## cpu
module cpu(
    input clk,
    input reset,
    output [7:0] imem_addr,
    input [18:0] imem_data,
    output [7:0] dmem_addr,
    output [18:0] dmem_wdata,
    output dmem_we,
    input [18:0] dmem_rdata,
    output rf_we,
    output [2:0] rf_waddr,
    output [18:0] rf_wdata
);
Size in the first run: roughly 350 flip-flops, about 99 I/O pins, roughly 33000 um2 of cells after synthesis.
Settings: LEC_CHECK=0, ABC_AREA=1, CAP_MARGIN=20, CORE_MARGIN=2, CORE_UTILIZATION=72, CTS_CLUSTER_DIAMETER=241, CTS_CLUSTER_SIZE=38, HOLD_SLACK_MARGIN=0.27, SETUP_SLACK_MARGIN=-2.0, SLEW_MARGIN=20, TNS_END_PERCENT=5; clock period 20.6 ns.
run.sh (not shown) runs the stock make flow with config.mk's settings and CLKGATE_MAP_FILE=.
The starting point died in global routing (5_1_grt), error GRT-0232.
Next try:
Settings changed: CORE_UTILIZATION 72 to 62, CTS_CLUSTER_DIAMETER 241 to unset, CTS_CLUSTER_SIZE 38 to unset, HOLD_SLACK_MARGIN 0.27 to unset, SETUP_SLACK_MARGIN -2.0 to unset, TNS_END_PERCENT 5 to unset.
Clock period 20.6 ns to 40.0 ns, I/O delays scaled along.
Effect: The new run produced a clean layout; die size climbs by about 16%; synthesized area does not change; synthesized cell count does not change.
Next try:
Settings changed: ABC_AREA 1 to unset, CORE_UTILIZATION 62 to 58.
Clock period 40.0 ns to 20.6 ns, I/O delays scaled along.
This time the run finished but fails on setup timing; utilization goes up by 6.2 points; critical path depth goes down by 114; sequential cell count does not change; cell area goes up by 19%; sequential share of layout area goes down by 3.5 points; cell count goes up by 9.5%.
Next try:
Settings changed: ABC_AREA set to 1, CORE_UTILIZATION 58 to 65, CTS_CLUSTER_DIAMETER set to 342, SETUP_SLACK_MARGIN set to -2.0.
Clock period 20.6 ns to 30.9 ns, I/O delays scaled along.
With this change the flow produced a layout that fails on capacitance limit, slew limit, setup timing.
Via count rose by 0.41%.
Cell area drops by about 3%.
Global-route usage goes down by 1.7 points.
Core utilization rose by 8.9 points.
Die size shrinks by 13%.
Worst setup slack gets better by 4.4 ns.
Next try:
Settings changed: ABC_AREA 1 to unset, CORE_UTILIZATION 65 to 40, CTS_CLUSTER_DIAMETER 342 to unset, SETUP_SLACK_MARGIN -2.0 to 5.0.
Clock period 30.9 ns to 37.0 ns, I/O delays scaled along.
The new run ran to the end with no violations.
Final area goes down by 4.8%.
Synthesized area goes up by 2.4%.
Cell count goes down by 5.8%.
Fmax goes up by 16%.
Core utilization goes down by 37 points.
Synthesized cell count goes down by 5.5%.

Setup of fjord:
Starting RTL as in the previous note.
Settings: LEC_CHECK=0, ABC_AREA=1, CAP_MARGIN=20, CORE_MARGIN=2, CORE_UTILIZATION=71, CTS_CLUSTER_DIAMETER=276, CTS_CLUSTER_SIZE=34, GPL_ROUTABILITY_DRIVEN=1, HOLD_SLACK_MARGIN=0.29, MAX_ROUTING_LAYER=met5, PLACE_DENSITY=0.65, SETUP_SLACK_MARGIN=-2.0, SLEW_MARGIN=30, TNS_END_PERCENT=35; clock period 33.0 ns.
fjord | ERROR | global routing (5_1_grt)
Input changes introduced in garnet (baseline for comparison: fjord):
- TNS_END_PERCENT: 35 -> unset
- HOLD_SLACK_MARGIN: 0.29 -> unset
- ABC_AREA: 1 -> unset
- CORE_UTILIZATION: 71 -> 66
- SETUP_SLACK_MARGIN: -2.0 -> unset
- PLACE_DENSITY: 0.65 -> unset
- CTS_CLUSTER_DIAMETER: 276 -> unset
- SLEW_MARGIN: 30 -> 20
- MAX_ROUTING_LAYER: met5 -> unset
- GPL_ROUTABILITY_DRIVEN: 1 -> unset
- CTS_CLUSTER_SIZE: 34 -> 63
- the clock period (ns, I/O delays scaled along): 33.0 -> 16.8
Results
- garnet: it failed with a tool error in global routing (5_1_grt), so there are no final results.
- garnet vs fjord, total half-perimeter wirelength after legalization and detailed placement went up by about 10%.
- The final reports for garnet and fjord show chip area line of the yosys report higher in the former.
- Post-CTS setup buffer count on garnet is up relative to fjord.
- Against fjord, garnet reports a mean cell area of the mapped netlist that is higher.
Inputs modified between garnet and tundra:
- changing CORE_UTILIZATION from 66 to 40
- removing CTS_CLUSTER_SIZE (formerly 63)
- changing the clock period (ns, I/O delays scaled along) from 16.8 to 37.0
[summary]
- tundra closes out successfully: all stages finished, all timing, DRC and antenna checks passed.
- Looking at count of buffers added by post-CTS timing repair for setup, tundra sits below garnet.
- Diff garnet..tundra | floorplan net count | unchanged
- tundra vs. garnet: vertical die dimension went up by about 28%.

== run A ==
cpu again, from the RTL that the note above started with.
make LEC_CHECK=0 CAP_MARGIN=20 CELL_PAD_IN_SITES_DETAIL_PLACEMENT=2 CORE_ASPECT_RATIO=0.97 CORE_MARGIN=3 CORE_UTILIZATION=56 CTS_CLUSTER_DIAMETER=108 CTS_CLUSTER_SIZE=46 GPL_ROUTABILITY_DRIVEN=0 GPL_TIMING_DRIVEN=1 HOLD_SLACK_MARGIN=0.09 MIN_ROUTING_LAYER=met2 SLEW_MARGIN=0 finish   # period 38.0 ns
For run A, the flow was terminated by a tool error in detailed placement and produced no final design.
[inputs] run B vs run A
- a change of CTS_CLUSTER_DIAMETER from 108 to 350
- a deleted CELL_PAD_IN_SITES_DETAIL_PLACEMENT that had been 2
- a change of CORE_MARGIN from 3 to 2
- an added PLACE_DENSITY of 0.71
- a change of SLEW_MARGIN from 0 to 30
- a change of GPL_TIMING_DRIVEN from 1 to 0
- a deleted HOLD_SLACK_MARGIN that had been 0.09
Notes after the runs:
Run B never completed; the flow aborted with a tool error in global routing.
From run B to run A, post-synthesis share of cell area spent on and, or, nand and nor gates did not move at all.
Between run A and run B, the area after synthesis figures differ only marginally.
Core box area of run B exceeds that of run A slightly.
From run A to run B the numbers moved as follows: count of instantiated cells in the yosys netlist flat; chip width down 2 um; xor-xnor portion of the synthesized cell area flat; top-level I/O count flat; share of the core filled by cells before placement down 0.65 points.
In the floorplan summary, run B is listed with a die area less than that of run A.
Inputs modified between run B and run C:
- ABC_AREA newly set to 1
- CORE_ASPECT_RATIO removed (was 0.97)
- CTS_CLUSTER_SIZE changed from 46 to 96
- GPL_ROUTABILITY_DRIVEN removed (was 0)
- PLACE_DENSITY removed (was 0.71)
- SLEW_MARGIN changed from 30 to 20
- MIN_ROUTING_LAYER removed (was met2)
- CTS_CLUSTER_DIAMETER removed (was 350)
- GPL_TIMING_DRIVEN removed (was 0)
- CORE_UTILIZATION changed from 56 to 62
- the clock period (ns, I/O delays scaled along) changed from 38.0 to 17.9
Notes after the runs:
global routing: run C exited with error. Diff run B -> run C: chip area in the Yosys report now smaller, pre-CTS worst setup slack now smaller. Taking run B as 1.0, run C lands at 0.926 on floorplan die width. Diff run B -> run C: die area lost 12%; basic-gate share of the synthesized area counting and, or, nand and nor cells higher; starting utilization of the core area went up; cell count listed in synth_stat.txt went up; sequential-to-total area share from yosys stat went up by 0.59 points. Share of synthesized cell area in full adder, half adder and majority cells, run B and run C, higher one = run C.
What run D does differently from run C at the input level:
- CORE_UTILIZATION: 62 -> 66
- ABC_AREA: 1 -> unset
- SETUP_SLACK_MARGIN: unset -> -2.0
- CTS_CLUSTER_SIZE: 96 -> unset
- CAP_MARGIN: 20 -> 15
- the clock period (ns, I/O delays scaled along): 17.9 -> 34.5
[summary]
- global routing: run C exited with error
- Ran to the end and failed final checks on setup timing: run D.
- Horizontal extent of the die on run D is down relative to run C.
- In the metrics for run C and run D, the one carrying the lower simple-gate share of the synthesized area is run D.
- Summed standard-cell area reported by yosys, run D vs run C: up by a few percent
- Note that the synthesized area per cell recorded for run D amounts to 1.08 times the value seen in run C.
- Run D vs. run C: pre-CTS setup slack went up by 16.76 ns.
- Relative to run C, run D improves die size.
- Register area share after synthesis: run D < run C
- Looking at netlist area before placement across run C and run D, the one that comes out lower is run C.
- In the reports for run C and run D, the smaller multiplexer fraction of the synthesized cell area belongs to run C.
- Compared with run C, run D shows a higher routability congestion estimate from global placement.
- Against run C as the reference, run D delivers a lower synthesized cell count.
